==> inputs of run Y <==
==> flow/design.v <==
module RandomNumberGenerator(clk, rst, load, key_x, seed_r, seed_g, seed_b, Rout, Gout, Bout, Key_ready);
    input wire clk;
    input wire rst;
    input wire load;                  
    input wire [15:0] key_x;          
    input wire [15:0] seed_r;         
    input wire [15:0] seed_g;
    input wire [15:0] seed_b;
    output reg [7:0] Rout;
    output reg [7:0] Gout;
    output reg [7:0] Bout;
    output reg Key_ready;
    wire Rout_bit;
    wire Gout_bit;
    wire Bout_bit;
    reg[15:0] Rlfsr;
    reg[15:0] Glfsr;
    reg[15:0] Blfsr;
    reg [2:0] bit_count;
    wire Rfeedback_lfsr;
    wire Gfeedback_lfsr;
    wire Bfeedback_lfsr;
    wire Rout_lfsr;
    wire Gout_lfsr;
    wire Bout_lfsr;
    reg signed [15:0] x; 
    reg signed [31:0] x_square; 
    reg signed [31:0] x_mult;  
    reg signed [15:0] x_next;
    wire out_chaotic;
    assign Rfeedback_lfsr = Rlfsr[15] ^ Rlfsr[13] ^ Rlfsr[12] ^ Rlfsr[10]; 
    assign Gfeedback_lfsr = Glfsr[15] ^ Glfsr[13] ^ Glfsr[12] ^ Glfsr[10]; 
    assign Bfeedback_lfsr = Blfsr[15] ^ Blfsr[13] ^ Blfsr[12] ^ Blfsr[10]; 
    assign Rout_lfsr = Rlfsr[15];
    assign Gout_lfsr = Glfsr[15];
    assign Bout_lfsr = Blfsr[15];
    assign out_chaotic = x_next[15];
    assign Rout_bit = Rout_lfsr ^ out_chaotic;
    assign Gout_bit = Gout_lfsr ^ out_chaotic;
    assign Bout_bit = Bout_lfsr ^ out_chaotic;
    always @(posedge clk or posedge rst) begin
        if (rst) begin
            Rlfsr <= 16'b0000000000000001;
            Glfsr <= 16'b0000000000000010;
            Blfsr <= 16'b0000000000000011;
            x <= 16'sh7EF0;                          
            Rout <= 8'b0;
            Gout <= 8'b0;
            Bout <= 8'b0;
            Key_ready <= 0;
            bit_count <=0;
            x_square <= 0;
            x_next <= 0;
            x_mult <= 0;
        end
        else if (load) begin
            Rlfsr <= seed_r;
            Glfsr <= seed_g;
            Blfsr <= seed_b;
            x <= key_x;
            Rout <= 8'b0;
            Gout <= 8'b0;
            Bout <= 8'b0;
            Key_ready <= 0;
            bit_count <=0;
            x_square <= 0;
            x_next <= 0;
            x_mult <= 0;
        end
        else begin
            Rlfsr <= {Rlfsr[14:0], Rfeedback_lfsr};
            Glfsr <= {Glfsr[14:0], Gfeedback_lfsr};
            Blfsr <= {Blfsr[14:0], Bfeedback_lfsr};
            Rout <= {Rout[6:0], Rout_bit};
            Gout <= {Gout[6:0], Gout_bit};
            Bout <= {Bout[6:0], Bout_bit};
            if (bit_count == 3'd7) begin
                Key_ready <= 1;   
                bit_count <= 0;
            end 
            else begin
                Key_ready <= 0;
                bit_count <= bit_count + 1;
            end
            x_square <= x * x;                        
            x_mult <= x_square <<< 1;                 
            x_next <= 16'sh7FFF - x_mult[30:15];      
            x <= x_next;
        end
    end
endmodule
==> flow/run.sh <==
#!/bin/bash
# the make line also repeats each setting of config.mk as NAME=value (left out here)
make -C /OpenROAD-flow-scripts/flow DESIGN_CONFIG=/design/flow/config.mk WORK_HOME=/design/flow/orfs CLKGATE_MAP_FILE= finish
==> flow/config.mk <==
export PLATFORM = sky130hd
export DESIGN_NAME = RandomNumberGenerator
export DESIGN_NICKNAME = RandomNumberGenerator
export VERILOG_FILES = /design/flow/design.v
export SDC_FILE = /design/flow/constraint.sdc
export NUM_CORES = 4
export LEC_CHECK = 0
export ABC_AREA = 1
export CAP_MARGIN = 20
export CORE_MARGIN = 2
export CORE_UTILIZATION = 72
export CTS_CLUSTER_DIAMETER = 202
export HOLD_SLACK_MARGIN = -0.1
export PLACE_DENSITY = 0.8
export SLEW_MARGIN = 20
==> flow/constraint.sdc <==
create_clock -name core_clock -period 5.94 [get_ports {clk}]
set_input_delay 1.1880 -clock core_clock [delete_from_list [all_inputs] [get_ports {clk}]]
set_output_delay 1.1880 -clock core_clock [all_outputs]
set_load 0.01 [all_outputs]
==> inputs of run G, as changes to run Y <==
ABC_AREA = default   (was 1)
CORE_UTILIZATION = 66   (was 72)
CTS_CLUSTER_DIAMETER = default   (was 202)
HOLD_SLACK_MARGIN = default   (was -0.1)
PLACE_DENSITY = default   (was 0.8)
==> flow/constraint.sdc (replaced) <==
create_clock -name core_clock -period 6.91 [get_ports {clk}]
set_input_delay 1.3820 -clock core_clock [delete_from_list [all_inputs] [get_ports {clk}]]
set_output_delay 1.3820 -clock core_clock [all_outputs]
set_load 0.01 [all_outputs]
==> inputs of run R, as changes to run Y <==
ABC_AREA = default   (was 1)
CORE_ASPECT_RATIO = 0.5   (was default)
CORE_MARGIN = 8   (was 2)
CORE_UTILIZATION = 58   (was 72)
CTS_CLUSTER_DIAMETER = default   (was 202)
HOLD_SLACK_MARGIN = default   (was -0.1)
PLACE_DENSITY = default   (was 0.8)
SETUP_SLACK_MARGIN = 1.75   (was default)
TNS_END_PERCENT = 5   (was default)
==> flow/constraint.sdc (replaced) <==
create_clock -name core_clock -period 10.0 [get_ports {clk}]
set_input_delay 2.0000 -clock core_clock [delete_from_list [all_inputs] [get_ports {clk}]]
set_output_delay 2.0000 -clock core_clock [all_outputs]
set_load 0.01 [all_outputs]
==> inputs of run A, as changes to run Y <==
ABC_AREA = default   (was 1)
CTS_CLUSTER_DIAMETER = 228   (was 202)
CTS_CLUSTER_SIZE = 74   (was default)
HOLD_SLACK_MARGIN = default   (was -0.1)
PLACE_DENSITY = default   (was 0.8)
PLACE_DENSITY_LB_ADDON = 0.0   (was default)
SETUP_SLACK_MARGIN = 0.81   (was default)
TNS_END_PERCENT = 75   (was default)
==> flow/constraint.sdc (replaced) <==
create_clock -name core_clock -period 8.75 [get_ports {clk}]
set_input_delay 1.7500 -clock core_clock [delete_from_list [all_inputs] [get_ports {clk}]]
set_output_delay 1.7500 -clock core_clock [all_outputs]
set_load 0.01 [all_outputs]
==> notes <==
Of run R and run G, run G has the higher clock-buffer cell count (gap 1).
Area after synthesis is the same in run R and run G.
The highest cell area belongs to run Y, the lowest to run A.
The highest first-iteration DRC count belongs to run Y, the lowest to run G.
Of run G and run Y, run Y has the higher core utilization (gap 7.9 points).
==> figures <==
	run G	run Y	run A	run R
First-pass iteration count of the detailed router	5	6	5	5
Status	timing/DRC/antenna clean	timing/DRC/antenna clean	timing/DRC/antenna clean	timing/DRC/antenna clean
# diodes	0	0	0	1
Effective utilization at floorplan	67.2%	72.8%	73.0%	59.8%
Via count	8182	10800	8301	8056
Setup repair after global routing missed its margin	no	yes	no	no
Met2 routed WL	13600 µm	16300 µm	14300 µm	13000 µm
Footprint of the multi-input gates	8240 µm²	8710 µm²	8240 µm²	8240 µm²
Hold worst-path end	x_next[4]	x_next[9]	x_next[12]	x_next[10]
Summed area of non-filler cells in the final layout	14900 µm²	16200 µm²	14700 µm²	14900 µm²
Non-clock buffer contribution to total cell area	6.82%	8.36%	6.28%	6.22%
CTS clk-pin slew, worst paths	0.06 ns	0.06 ns	0.07 ns	0.07 ns
